==> flow/design.v (excerpt) <==
module sur(
    input        CLK,
    input        rst,
    input        EN_sur,
    input        ECHO1,
    input        ECHO2,
    input        ECHO3,
    input        ECHO4,
    input        ECHO5,
    output       TRIG1,
    output       TRIG2,
    output       TRIG3,
    output       TRIG4,
    output       TRIG5,
    output       SG90,
    output [3:0] dig,
    output [6:0] seg,
    output [3:0] dis
);
wire [3:0] min;
wire [3:0] distance;
reg [24:0] count2;
reg        CLK2;
wire       CE20 = (count2 == 2000) && !CLK2;
always @(posedge CLK)
begin
    if (rst)
    begin
        count2 <= 0;
        CLK2   <= 0;
    end
    else if (count2 == 2000)
    begin
        count2 <= 0;
        CLK2   <= ~CLK2;
    end
    else
        count2 <= count2 + 1;
end
surrounding inst4(
    .CLK(CLK), .rst(rst), .EN(EN_sur),
    .TRIG1(TRIG1), .TRIG2(TRIG2), .TRIG3(TRIG3), .TRIG4(TRIG4), .TRIG5(TRIG5),
    .ECHO1(ECHO1), .ECHO2(ECHO2), .ECHO3(ECHO3), .ECHO4(ECHO4), .ECHO5(ECHO5),
    .min(min), .distance(distance)
);
surrounding_driver inst1(
    .CLK(CLK), .rst(rst), .CE20(CE20), .EN(EN_sur), .minsg(min), .SG90(SG90)
);
display_dis inst(
    .clk(CLK), .rst(rst), .distance(distance), .dig(dig), .seg(seg)
);
assign dis = distance;
endmodule
For scale: about 3,400 cells after synthesis, about 26,000 um2 of cells after synthesis.
clock: 18.5 ns
lec_check: 0
cap_margin: 35
cell_pad_in_sites_detail_placement: 1
cell_pad_in_sites_global_placement: 1
core_aspect_ratio: 1.2
core_margin: 3
core_utilization: 31
cts_cluster_diameter: 279
gpl_routability_driven: 0
hold_slack_margin: 0.14
max_routing_layer: met5
slew_margin: 20
tns_end_percent: 30
run.sh (not shown) runs the stock make flow with config.mk's settings and CLKGATE_MAP_FILE=.
==> next run, changes <==
==> flow/config.mk (replaced) <==
export PLATFORM = sky130hd
export DESIGN_NAME = sur
export DESIGN_NICKNAME = sur
export VERILOG_FILES = /design/flow/design.v
export SDC_FILE = /design/flow/constraint.sdc
export NUM_CORES = 4
export LEC_CHECK = 0
export ABC_AREA = 1
export CAP_MARGIN = 10
export CORE_MARGIN = 2
export CORE_UTILIZATION = 72
export CTS_CLUSTER_SIZE = 76
export SETUP_SLACK_MARGIN = -0.67
export SLEW_MARGIN = 20
==> flow/constraint.sdc (replaced) <==
create_clock -name core_clock -period 12.8 [get_ports {CLK}]
set_input_delay 2.5600 -clock core_clock [delete_from_list [all_inputs] [get_ports {CLK}]]
set_output_delay 2.5600 -clock core_clock [all_outputs]
set_load 0.01 [all_outputs]
After rerunning: With this change the flow finished with setup timing left; final area came out lower by 4.1%; sequential share of layout area came out higher by 0.76 points; clock-buffer cell count came out lower by 12; setup slack gets worse by 2.3 ns; register-to-register slack gets worse by 3.1 ns; wire length came out higher by 2.9%; via count came out higher by 16%.
==> next run, changes <==
==> flow/config.mk (replaced) <==
export PLATFORM = sky130hd
export DESIGN_NAME = sur
export DESIGN_NICKNAME = sur
export VERILOG_FILES = /design/flow/design.v
export SDC_FILE = /design/flow/constraint.sdc
export NUM_CORES = 4
export LEC_CHECK = 0
export CAP_MARGIN = 20
export CORE_MARGIN = 2
export CORE_UTILIZATION = 59
export SLEW_MARGIN = 20
==> flow/constraint.sdc (replaced) <==
create_clock -name core_clock -period 17.0 [get_ports {CLK}]
set_input_delay 3.4000 -clock core_clock [delete_from_list [all_inputs] [get_ports {CLK}]]
set_output_delay 3.4000 -clock core_clock [all_outputs]
set_load 0.01 [all_outputs]
Now the flow produced a clean layout.
Design area climbs by 8.8%.
First-iteration DRC count went down by 35%.
Clock skew is about the same.
Clock-buffer cell count fell by 2.
Synthesized area came out higher by 5.0%.
Setup slack improves by 1.9 ns.
Final cell count came out lower by 6.2%.
Hold slack improves by 0.017 ns.
Routed wire length went down by 12%.
==> next run, changes <==
--- a/flow/config.mk
+++ b/flow/config.mk
@@ -7,5 +7,9 @@
 export LEC_CHECK = 0
+export ABC_AREA = 1
 export CAP_MARGIN = 20
 export CORE_MARGIN = 2
-export CORE_UTILIZATION = 59
+export CORE_UTILIZATION = 72
+export MAX_ROUTING_LAYER = met4
+export PLACE_DENSITY_LB_ADDON = 0.01
+export SETUP_SLACK_MARGIN = 3.92
 export SLEW_MARGIN = 20
==> flow/constraint.sdc (replaced) <==
create_clock -name core_clock -period 15.9 [get_ports {CLK}]
set_input_delay 3.1800 -clock core_clock [delete_from_list [all_inputs] [get_ports {CLK}]]
set_output_delay 3.1800 -clock core_clock [all_outputs]
set_load 0.01 [all_outputs]
The changed run failed in global routing (GRT-0232); synthesized cell count grows by 17%; die size shrinks by 22%; synthesized area shrinks by 4.7%.

* * *

Starting RTL as in the previous note.
make LEC_CHECK=0 CAP_MARGIN=20 CORE_MARGIN=2 CORE_UTILIZATION=40 SLEW_MARGIN=20 finish   # period 25.0 ns
Next try:
- ABC_AREA: unset -> 1
- CORE_UTILIZATION: 40 -> 72
- PLACE_DENSITY_LB_ADDON: unset -> 0.01
- clock period: 25.0 -> 15.9 ns (I/O delays scaled with it)
Effect: The new run finished with timing, DRC and antenna clean; die area is lower by well over a third; worst hold slack loses 28 ps; sequential share of layout area is higher by 0.97 points; cell count is higher by a few percent; clock skew is higher by 4.1 ps; count of clock-buffer cells in the layout is lower by 5.
Next try:
- ABC_AREA: 1 -> unset
- CORE_UTILIZATION: 72 -> 40
- PLACE_DENSITY_LB_ADDON: 0.01 -> unset
- clock period: 15.9 -> 12.4 ns (I/O delays scaled with it)
Result:
- The changed run reached the layout checks and failed them: setup timing
- clock-buffer cell count increases by 9
- wire length increases by 8.3%
- die size increases by 87%
- design area increases by 37%
Next try:
- ABC_AREA: unset -> 1
- CORE_UTILIZATION: 40 -> 64
- PLACE_DENSITY: unset -> 0.38
- clock period: 12.4 -> 12.9 ns (I/O delays scaled with it)
After rerunning: The changed run finished with setup timing left; clock skew goes down by 5.9 ps; wire length goes down by 11%; worst setup slack is better by 2900 ps; register-to-register slack is better by 3100 ps; hold slack is worse by 23 ps; first-iteration DRC count goes up by 40%; die size goes down by 40%.
Next try:
- CORE_ASPECT_RATIO: unset -> 1.78
- CORE_UTILIZATION: 64 -> 71
- PLACE_DENSITY: 0.38 -> 0.36
- SETUP_SLACK_MARGIN: unset -> 1.52
- clock period: 12.9 -> 12.7 ns (I/O delays scaled with it)
This time the run aborted during global routing (5_1_grt), error GRT-0232.
Synthesized cell count does not change.
Die area drops by 9.5%.
Area after synthesis does not change.
Next try:
- ABC_AREA: 1 -> unset
- CORE_ASPECT_RATIO: 1.78 -> unset
- CORE_UTILIZATION: 71 -> 40
- PLACE_DENSITY: 0.36 -> unset
- SETUP_SLACK_MARGIN: 1.52 -> unset
- clock period: 12.7 -> 22.1 ns (I/O delays scaled with it)
This time the run passed the timing, design-rule and antenna checks.
Die size goes up by 84%.
Synthesized cell count shrinks by 14%.
Synthesized area went up by 5.0%.

* * *

sur again, from the RTL that the note above started with.
clock: 12.3 ns
lec_check: 0
abc_area: 1
cap_margin: 15
core_aspect_ratio: 0.92
core_margin: 2
core_utilization: 72
cts_cluster_diameter: 279
max_routing_layer: met4
place_density_lb_addon: 0.01
setup_slack_margin: -0.39
slew_margin: 20
tns_end_percent: 80
The starting point died in global routing (5_1_grt) with ODB-0269.
==> next run, changes <==
Settings changed: CAP_MARGIN 15 to 20, CORE_ASPECT_RATIO 0.92 to default, CTS_CLUSTER_DIAMETER 279 to 323, HOLD_SLACK_MARGIN from default to 0.28, MAX_ROUTING_LAYER met4 to default, SETUP_SLACK_MARGIN -0.39 to 3.92, TNS_END_PERCENT 80 to default.
Clock period 12.3 ns to 15.9 ns, I/O delays scaled along.
Effect: The new run never finished: it broke off in global routing (5_1_grt) (GRT-0232). Synthesized cell count does not change. Area after synthesis does not change. Die size barely changes.
==> next run, changes <==
Settings changed: ABC_AREA 1 to default, CORE_UTILIZATION 72 to 31, CTS_CLUSTER_DIAMETER 323 to default, HOLD_SLACK_MARGIN 0.28 to default, PLACE_DENSITY_LB_ADDON 0.01 to default, SETUP_SLACK_MARGIN 3.92 to default.
Clock period 15.9 ns to 22.1 ns, I/O delays scaled along.
The new run completed with no timing, DRC or antenna violations; synthesized cell count fell by 14%; synthesized area climbs by 5.0%; die size grows by 140%.
==> next run, changes <==
Settings changed: ABC_AREA from default to 1, CORE_UTILIZATION 31 to 72, CTS_CLUSTER_DIAMETER from default to 231, CTS_CLUSTER_SIZE from default to 15, PLACE_DENSITY_LB_ADDON from default to 0.19.
Clock period 22.1 ns to 14.8 ns, I/O delays scaled along.
Result: Final cell count went down by 1.6%; worst setup slack got worse by 210 ps; count of clock-buffer cells in the layout went down by 23; wire length went down by 7.9%; register-to-register slack got worse by 1400 ps; non-clock buffer count does not change; critical path depth went up by 52; final area went down by 7.1%.

* * *

Starting RTL as in the previous note.
export LEC_CHECK = 0
export CAP_MARGIN = 15
export CORE_ASPECT_RATIO = 0.59
export CORE_MARGIN = 2
export CORE_UTILIZATION = 70
export CTS_CLUSTER_DIAMETER = 279
export MAX_ROUTING_LAYER = met4
export PLACE_DENSITY = 0.6
export SETUP_SLACK_MARGIN = 1.93
export SLEW_MARGIN = 20
export TNS_END_PERCENT = 30
create_clock -name core_clock -period 16.5 [get_ports {CLK}]
The baseline finished with setup timing left.
Rerun with:
Settings changed: CAP_MARGIN 15 to 20, CORE_ASPECT_RATIO 0.59 to not set, CORE_UTILIZATION 70 to 65, CTS_CLUSTER_DIAMETER 279 to not set, MAX_ROUTING_LAYER met4 to not set, PLACE_DENSITY 0.6 to not set, SETUP_SLACK_MARGIN 1.93 to 4.42, TNS_END_PERCENT 30 to not set.
Clock period 16.5 ns to 17.0 ns, I/O delays scaled along.
=>
- The new run completed with no timing, DRC or antenna violations
- non-clock buffer count falls by 142
- via count falls by 11%
- core utilization falls by 7.1 points
- cell area falls by 1.3%
- setup slack improves by 1.9 ns
- hold slack degrades by 0.028 ns
